## v42
## AXIS_FIR_v1_0
module AXIS_FIR_v1_0 # 
    (
        parameter integer C_S_AXIS_TDATA_WIDTH	= 16,
        parameter integer C_M_AXIS_TDATA_WIDTH	= 32,
        parameter integer C_M_AXIS_START_COUNT	= 32
    )
    (
        input wire [3:0] s_axis_tkeep,
        output wire [3:0] m_axis_tkeep,
        input wire  s_axis_aclk,
        input wire  s_axis_aresetn,
        output wire  s_axis_tready,
        input wire [C_S_AXIS_TDATA_WIDTH-1 : 0] s_axis_tdata,
        input wire [(C_S_AXIS_TDATA_WIDTH/8)-1 : 0] s_axis_tstrb,
        input wire  s_axis_tlast,
        input wire  s_axis_tvalid,
        input wire  m_axis_aclk,
        input wire  m_axis_aresetn,
        output wire  m_axis_tvalid,
        output wire [C_M_AXIS_TDATA_WIDTH-1 : 0] m_axis_tdata,
        output wire [(C_M_AXIS_TDATA_WIDTH/8)-1 : 0] m_axis_tstrb,
        output wire  m_axis_tlast,
        input wire  m_axis_tready
    );
    wire [C_S_AXIS_TDATA_WIDTH-1 : 0] fir_data_in;
    wire [C_M_AXIS_TDATA_WIDTH-1 : 0] fir_data_out;
    wire enable_fir;
    AXIS_FIR_v1_0_S_AXIS # ( 
        .C_S_AXIS_TDATA_WIDTH(C_S_AXIS_TDATA_WIDTH)
    ) AXIS_FIR_v1_0_S_AXIS_inst (
        .s_axis_tkeep(s_axis_tkeep),
        .enable_fir(enable_fir),
        .fir_data_in(fir_data_in),
        .S_AXIS_ACLK(s_axis_aclk),
        .S_AXIS_ARESETN(s_axis_aresetn),
        .S_AXIS_TREADY(s_axis_tready),
        .S_AXIS_TDATA(s_axis_tdata),
        .S_AXIS_TSTRB(s_axis_tstrb),
        .S_AXIS_TLAST(s_axis_tlast),
        .S_AXIS_TVALID(s_axis_tvalid)
    );
    AXIS_FIR_v1_0_M_AXIS # ( 
        .C_M_AXIS_TDATA_WIDTH(C_M_AXIS_TDATA_WIDTH),
        .C_M_START_COUNT(C_M_AXIS_START_COUNT)
    ) AXIS_FIR_v1_0_M_AXIS_inst (
        .m_axis_tkeep(m_axis_tkeep),
        .enable_fir(enable_fir),
        .fir_data_out(fir_data_out),
        .M_AXIS_ACLK(s_axis_aclk),
        .M_AXIS_ARESETN(s_axis_aresetn),
        .M_AXIS_TVALID(m_axis_tvalid),
        .M_AXIS_TDATA(m_axis_tdata),
        .M_AXIS_TSTRB(m_axis_tstrb),
        .M_AXIS_TLAST(m_axis_tlast),
        .M_AXIS_TREADY(m_axis_tready)
    );
    FIR LPF_FIR_inst (
        .clk(s_axis_aclk),
        .reset(s_axis_aresetn),
        .enable_fir(enable_fir),
        .fir_data_in(fir_data_in),  
        .fir_data_out(fir_data_out)  
    );
endmodule
Settings: LEC_CHECK=0, CAP_MARGIN=20, CORE_MARGIN=2, CORE_UTILIZATION=72, CTS_CLUSTER_SIZE=95, PLACE_DENSITY=0.43, SETUP_SLACK_MARGIN=1.43, SLEW_MARGIN=20; clock period 5.13 ns.
run.sh (not shown) runs the stock make flow with config.mk's settings and CLKGATE_MAP_FILE=.
[v42] flow finished | final checks: failed | reasons: negative setup slack
Input-level comparison between v4 and v42:
- SETUP_SLACK_MARGIN no longer set, was 1.43
- PLACE_DENSITY no longer set, was 0.43
- ABC_AREA now 1, previously not set
- PLACE_DENSITY_LB_ADDON now 0.02, previously not set
- CTS_CLUSTER_SIZE no longer set, was 95
- the clock period (ns, I/O delays scaled along) now 5.49, was 5.13
Results
v4 finished all stages; however, its layout fails the closing checks, the failures being negative setup slack.
v4 vs. v42: final area shows a reduction of 3.1%; via count of the first global-routing pass shows an increase of 5039; global-route wire length before repair shows an increase of about 9%.
Inputs modified between v4 and v52:
- setting MAX_ROUTING_LAYER to met4 for the first time
- setting SETUP_SLACK_MARGIN to 1.31 for the first time
- changing the clock period (ns, I/O delays scaled along) from 5.49 to 4.42
Notes after the runs:
- v52: it failed with a tool error in global routing, so there are no final results.
- Compared with v4, in v52 placer's final routability congestion estimate higher, part of the Yosys area used for sequential elements was more or less identical, half-perimeter wire length of the detailed placement result went up 8.5%, post-synthesis simple-gate area fraction level, area of the mapped netlist held.
- [diff] worst setup slack before clock tree synthesis, v52 relative to v4: regression
- As far as synthesized area per cell is concerned, v4 and v52 perform about the same.
For v36, these inputs were changed with respect to v52:
- SETUP_SLACK_MARGIN no longer set, was 1.31
- CORE_UTILIZATION now 40, was 72
- ABC_AREA no longer set, was 1
- MAX_ROUTING_LAYER no longer set, was met4
- PLACE_DENSITY_LB_ADDON no longer set, was 0.02
- the clock period (ns, I/O delays scaled along) now 8.0, was 4.42
Findings:
- v36 finished every step from synthesis to the final layout, and the layout passed the timing, design-rule and antenna checks.
- Count of mapped cells out of synthesis came out lower on v36 than on v52.
- Sort v36 and v52 by summed instance area of the synthesized netlist, ascending, and v36 comes first.
- [compare] base=v52 new=v36: share of the core filled by cells before placement went down, post-CTS resize count went down.
- Height of the die, v36 vs v52: up by more than a quarter
- Delta (v36 minus v52): synthesis area per yosys dropped about 8%; count of different cell masters after synthesis climbed 54%; global placement routability congestion dropped 0.12.
- Number of post-CTS setup repair buffers for v36 is lower than for v52.
- Changes observed in v36 relative to v52: area fraction in full adders, half adders and majority gates up 3.6 points; area share of xor/xnor cells in the synthesized design up 1.4 points.
What v10 does differently from v36 at the input level:
- CORE_ASPECT_RATIO newly set to 0.78
- CELL_PAD_IN_SITES_GLOBAL_PLACEMENT newly set to 3
- CORE_MARGIN changed from 2 to 5
- GPL_TIMING_DRIVEN newly set to 0
- CAP_MARGIN changed from 20 to 5
Looking at global-route usage, v10 sits 2.3 points above v36. v36 leaves more setup margin than v10. Going from v36 to v10, met1 layer wirelength in the final routing went up, sequential share of layout area level. Count of non-filler cells in the finished layout: v10 vs v36, no meaningful difference. Between v10 and v36, design area is higher for v10, v36 comes in under that. Non-clock buffer count for v10 is higher than for v36. Of v10 and v36, the higher post-route minimum period belongs to v10.


AXIS_FIR_v1_0 again, from the RTL that the note above started with.
export LEC_CHECK = 0
export CAP_MARGIN = 20
export CORE_MARGIN = 2
export CORE_UTILIZATION = 72
export CTS_CLUSTER_DIAMETER = 28
export CTS_CLUSTER_SIZE = 14
export PLACE_DENSITY_LB_ADDON = 0.28
export SETUP_SLACK_MARGIN = 1.68
export SLEW_MARGIN = 20
create_clock -name core_clock -period 6.66 [get_ports {s_axis_aclk}]
The baseline ran to the end with violations: negative setup slack.
Rerun with:
CTS_CLUSTER_DIAMETER = unset   (was 28)
SETUP_SLACK_MARGIN = unset   (was 1.68)
With this change the flow completed with no timing, DRC or antenna violations.
Area after synthesis stays the same.
Non-clock buffer count came out lower by 403.
Clock-buffer cell count came out lower by 97.
Routed wire length came out lower by 33%.
Final area came out lower by 11%.
Flip-flop count stays the same.
Die area is unchanged.
Rerun with:
CTS_CLUSTER_SIZE = unset   (was 14)
PLACE_DENSITY = 0.43   (was unset)
PLACE_DENSITY_LB_ADDON = unset   (was 0.28)
clock period = 5.13 ns   (was 6.66 ns; I/O delays follow)
Effect:
- Now the flow ran to the end with violations: negative setup slack
- maximum frequency is about the same
- hold slack barely changes
- global-route usage increases by 4.0 points
Rerun with:
PLACE_DENSITY = unset   (was 0.43)
PLACE_DENSITY_LB_ADDON = 0.0   (was unset)
SETUP_SLACK_MARGIN = 0.45   (was unset)
Outcome: The changed run finished with negative setup slack left. Cell area rose by 2.0%. Routed wire length rises by 8.1%. Worst setup slack gets worse by 0.026 ns. Synthesized cell count does not change. Area after synthesis is unchanged. Worst hold slack hardly moves. Final cell count increases by 1.7%. Register-to-register slack loses 0.03 ns. Maximum frequency shrinks by 0.40%.
Rerun with:
CORE_UTILIZATION = 12   (was 72)
PLACE_DENSITY_LB_ADDON = unset   (was 0.0)
SETUP_SLACK_MARGIN = unset   (was 0.45)
clock period = 9.06 ns   (was 5.13 ns; I/O delays follow)
What happened: With this change the flow finished with timing, DRC and antenna clean. Final area shrinks by a few percent. Global-route usage shrinks by 33 points. Routed wire length shrinks by about a fifth. Worst setup slack gains 3.4 ns. Non-clock buffer count shrinks by 1015.


Starting RTL as in the previous note.
==> flow/design.v (excerpt) <==
module AXIS_FIR_v1_0 # 
    (
        parameter integer C_S_AXIS_TDATA_WIDTH	= 16,
        parameter integer C_M_AXIS_TDATA_WIDTH	= 32,
        parameter integer C_M_AXIS_START_COUNT	= 32
    )
    (
        input wire [3:0] s_axis_tkeep,
        output wire [3:0] m_axis_tkeep,
        input wire  s_axis_aclk,
        input wire  s_axis_aresetn,
        output wire  s_axis_tready,
        input wire [C_S_AXIS_TDATA_WIDTH-1 : 0] s_axis_tdata,
        input wire [(C_S_AXIS_TDATA_WIDTH/8)-1 : 0] s_axis_tstrb,
        input wire  s_axis_tlast,
        input wire  s_axis_tvalid,
        input wire  m_axis_aclk,
        input wire  m_axis_aresetn,
        output wire  m_axis_tvalid,
        output wire [C_M_AXIS_TDATA_WIDTH-1 : 0] m_axis_tdata,
        output wire [(C_M_AXIS_TDATA_WIDTH/8)-1 : 0] m_axis_tstrb,
        output wire  m_axis_tlast,
        input wire  m_axis_tready
    );
    wire [C_S_AXIS_TDATA_WIDTH-1 : 0] fir_data_in;
    wire [C_M_AXIS_TDATA_WIDTH-1 : 0] fir_data_out;
    wire enable_fir;
    AXIS_FIR_v1_0_S_AXIS # ( 
        .C_S_AXIS_TDATA_WIDTH(C_S_AXIS_TDATA_WIDTH)
    ) AXIS_FIR_v1_0_S_AXIS_inst (
        .s_axis_tkeep(s_axis_tkeep),
        .enable_fir(enable_fir),
        .fir_data_in(fir_data_in),
        .S_AXIS_ACLK(s_axis_aclk),
        .S_AXIS_ARESETN(s_axis_aresetn),
        .S_AXIS_TREADY(s_axis_tready),
        .S_AXIS_TDATA(s_axis_tdata),
        .S_AXIS_TSTRB(s_axis_tstrb),
        .S_AXIS_TLAST(s_axis_tlast),
        .S_AXIS_TVALID(s_axis_tvalid)
    );
    AXIS_FIR_v1_0_M_AXIS # ( 
        .C_M_AXIS_TDATA_WIDTH(C_M_AXIS_TDATA_WIDTH),
        .C_M_START_COUNT(C_M_AXIS_START_COUNT)
    ) AXIS_FIR_v1_0_M_AXIS_inst (
        .m_axis_tkeep(m_axis_tkeep),
        .enable_fir(enable_fir),
        .fir_data_out(fir_data_out),
        .M_AXIS_ACLK(s_axis_aclk),
        .M_AXIS_ARESETN(s_axis_aresetn),
        .M_AXIS_TVALID(m_axis_tvalid),
        .M_AXIS_TDATA(m_axis_tdata),
        .M_AXIS_TSTRB(m_axis_tstrb),
  ...
Settings: LEC_CHECK=0, ABC_AREA=1, CAP_MARGIN=30, CORE_MARGIN=6, CORE_UTILIZATION=43, CTS_CLUSTER_SIZE=32, GPL_ROUTABILITY_DRIVEN=0, HOLD_SLACK_MARGIN=0.27, MAX_ROUTING_LAYER=met4, MIN_ROUTING_LAYER=met2, PLACE_DENSITY=0.41, SETUP_SLACK_MARGIN=-0.36, SLEW_MARGIN=20; clock period 11.6 ns.
The starting point ran to the end with no violations.
==> next run, changes <==
- ABC_AREA: 1 -> unset
- CAP_MARGIN: 30 -> 0
- CORE_MARGIN: 6 -> 2
- CORE_UTILIZATION: 43 -> 72
- CTS_CLUSTER_SIZE: 32 -> unset
- GPL_ROUTABILITY_DRIVEN: 0 -> unset
- HOLD_SLACK_MARGIN: 0.27 -> unset
- MAX_ROUTING_LAYER: met4 -> unset
- MIN_ROUTING_LAYER: met2 -> unset
- SETUP_SLACK_MARGIN: -0.36 -> unset
- clock period: 11.6 -> 5.82 ns (I/O delays scaled with it)
What happened: The changed run completed and failed the layout checks on negative setup slack; final cell count decreases by 24%; count of clock-buffer cells in the layout decreases by 2; setup slack loses 5400 ps; die area decreases by about 46%; via count decreases by about 40%; utilization increases by 34 points; register-to-register slack loses 5400 ps; maximum frequency increases by about 7%.
==> next run, changes <==
- CAP_MARGIN: 0 -> 20
- CORE_UTILIZATION: 72 -> 40
- PLACE_DENSITY: 0.41 -> unset
- clock period: 5.82 -> 7.38 ns (I/O delays scaled with it)
=>
- Now the flow ran to the end with no violations
- global-route usage drops by 16 points
- design area went down by a few percent
- non-clock buffer count is lower by 413
- worst hold slack gets worse by 12 ps
- via count goes down by a few percent
- critical path depth falls by 1
==> next run, changes <==
- CORE_UTILIZATION: 40 -> 72
- PLACE_DENSITY: unset -> 0.64
- clock period: 7.38 -> 5.35 ns (I/O delays scaled with it)
Result: Now the flow finished but failed the layout checks on negative setup slack. Synthesized cell count does not change. Wire length goes up by 18%. Flip-flop count does not change. Global-route usage goes up by 19 points.
==> next run, changes <==
- CAP_MARGIN: 20 -> 15
- SETUP_SLACK_MARGIN: unset -> 0.7
- SLEW_MARGIN: 20 -> 40
- The new run reached the layout checks and failed them: negative setup slack
- cell area goes up by 1.0%
- synthesized area is unchanged
- worst setup slack got worse by 56 ps
- routed wire length went up by about 5.5%
- worst hold slack improved by 5.6 ps
- count of clock-buffer cells in the layout fell by 2


Starting RTL as in the previous note.
==> flow/design.v (excerpt) <==
module AXIS_FIR_v1_0 # 
    (
        parameter integer C_S_AXIS_TDATA_WIDTH	= 16,
        parameter integer C_M_AXIS_TDATA_WIDTH	= 32,
        parameter integer C_M_AXIS_START_COUNT	= 32
    )
    (
        input wire [3:0] s_axis_tkeep,
        output wire [3:0] m_axis_tkeep,
        input wire  s_axis_aclk,
        input wire  s_axis_aresetn,
        output wire  s_axis_tready,
        input wire [C_S_AXIS_TDATA_WIDTH-1 : 0] s_axis_tdata,
        input wire [(C_S_AXIS_TDATA_WIDTH/8)-1 : 0] s_axis_tstrb,
        input wire  s_axis_tlast,
        input wire  s_axis_tvalid,
        input wire  m_axis_aclk,
        input wire  m_axis_aresetn,
        output wire  m_axis_tvalid,
        output wire [C_M_AXIS_TDATA_WIDTH-1 : 0] m_axis_tdata,
        output wire [(C_M_AXIS_TDATA_WIDTH/8)-1 : 0] m_axis_tstrb,
        output wire  m_axis_tlast,
        input wire  m_axis_tready
    );
==> flow/config.mk <==
export PLATFORM = sky130hd
export DESIGN_NAME = AXIS_FIR_v1_0
export DESIGN_NICKNAME = AXIS_FIR_v1_0
export VERILOG_FILES = /design/flow/design.v
export SDC_FILE = /design/flow/constraint.sdc
export NUM_CORES = 4
export LEC_CHECK = 0
export CAP_MARGIN = 20
export CORE_MARGIN = 2
export CORE_UTILIZATION = 72
export CTS_CLUSTER_DIAMETER = 28
export CTS_CLUSTER_SIZE = 14
export PLACE_DENSITY_LB_ADDON = 0.28
export SETUP_SLACK_MARGIN = 1.95
export SLEW_MARGIN = 20
==> flow/constraint.sdc <==
create_clock -name core_clock -period 6.66 [get_ports {s_axis_aclk}]
set_input_delay 1.3320 -clock core_clock [delete_from_list [all_inputs] [get_ports {s_axis_aclk}]]
set_output_delay 1.3320 -clock core_clock [all_outputs]
set_load 0.01 [all_outputs]
The first run finished but failed the layout checks on setup timing.
Edit:
==> flow/config.mk (replaced) <==
export PLATFORM = sky130hd
export DESIGN_NAME = AXIS_FIR_v1_0
export DESIGN_NICKNAME = AXIS_FIR_v1_0
export VERILOG_FILES = /design/flow/design.v
export SDC_FILE = /design/flow/constraint.sdc
export NUM_CORES = 4
export LEC_CHECK = 0
export ABC_AREA = 1
export CAP_MARGIN = 20
export CORE_MARGIN = 2
export CORE_UTILIZATION = 72
export PLACE_DENSITY = 0.35
export SLEW_MARGIN = 20
==> flow/constraint.sdc (replaced) <==
create_clock -name core_clock -period 4.59 [get_ports {s_axis_aclk}]
set_input_delay 0.9180 -clock core_clock [delete_from_list [all_inputs] [get_ports {s_axis_aclk}]]
set_output_delay 0.9180 -clock core_clock [all_outputs]
set_load 0.01 [all_outputs]
Effect:
- This time the run never finished: it broke off in 5_1_grt
- die area went up by 8.1%
- synthesized cell count went up by 29%
- area after synthesis went up by 8.2%
Edit:
--- a/flow/config.mk
+++ b/flow/config.mk
@@ -6,8 +6,6 @@
 export NUM_CORES = 4
 export LEC_CHECK = 0
-export ABC_AREA = 1
 export CAP_MARGIN = 20
 export CORE_MARGIN = 2
-export CORE_UTILIZATION = 72
-export PLACE_DENSITY = 0.35
+export CORE_UTILIZATION = 31
 export SLEW_MARGIN = 20
==> flow/constraint.sdc (replaced) <==
create_clock -name core_clock -period 7.38 [get_ports {s_axis_aclk}]
set_input_delay 1.4760 -clock core_clock [delete_from_list [all_inputs] [get_ports {s_axis_aclk}]]
set_output_delay 1.4760 -clock core_clock [all_outputs]
set_load 0.01 [all_outputs]
With this change the flow went through all stages and came out clean.
Die area rose by well over a third.
Area after synthesis fell by a little under a tenth.
Synthesized cell count fell by about a fifth.
Edit:
--- a/flow/config.mk
+++ b/flow/config.mk
@@ -8,4 +8,5 @@
 export CAP_MARGIN = 20
 export CORE_MARGIN = 2
-export CORE_UTILIZATION = 31
+export CORE_UTILIZATION = 70
+export MAX_ROUTING_LAYER = met4
 export SLEW_MARGIN = 20
==> flow/constraint.sdc (replaced) <==
create_clock -name core_clock -period 6.09 [get_ports {s_axis_aclk}]
set_input_delay 1.2180 -clock core_clock [delete_from_list [all_inputs] [get_ports {s_axis_aclk}]]
set_output_delay 1.2180 -clock core_clock [all_outputs]
set_load 0.01 [all_outputs]
The new run finished with setup timing left; routed wire length is lower by a few percent; die size is lower by well over a third; register-to-register slack loses 330 ps; via count is higher by a few percent; worst hold slack loses 7.3 ps.
Edit:
--- a/flow/config.mk
+++ b/flow/config.mk
@@ -8,5 +8,4 @@
 export CAP_MARGIN = 20
 export CORE_MARGIN = 2
-export CORE_UTILIZATION = 70
-export MAX_ROUTING_LAYER = met4
+export CORE_UTILIZATION = 62
 export SLEW_MARGIN = 20
==> flow/constraint.sdc (replaced) <==
create_clock -name core_clock -period 5.82 [get_ports {s_axis_aclk}]
set_input_delay 1.1640 -clock core_clock [delete_from_list [all_inputs] [get_ports {s_axis_aclk}]]
set_output_delay 1.1640 -clock core_clock [all_outputs]
set_load 0.01 [all_outputs]
Result:
- The new run reached the layout checks and failed them: setup timing
- wire length grows by about 1.8%
- final cell count grows by 4.2%
- count of clock-buffer cells in the layout shrinks by 5
- synthesized cell count stays the same
- final area grows by about 2.4%
- setup slack is worse by 300 ps
- sequential share of layout area shrinks by 0.54 points
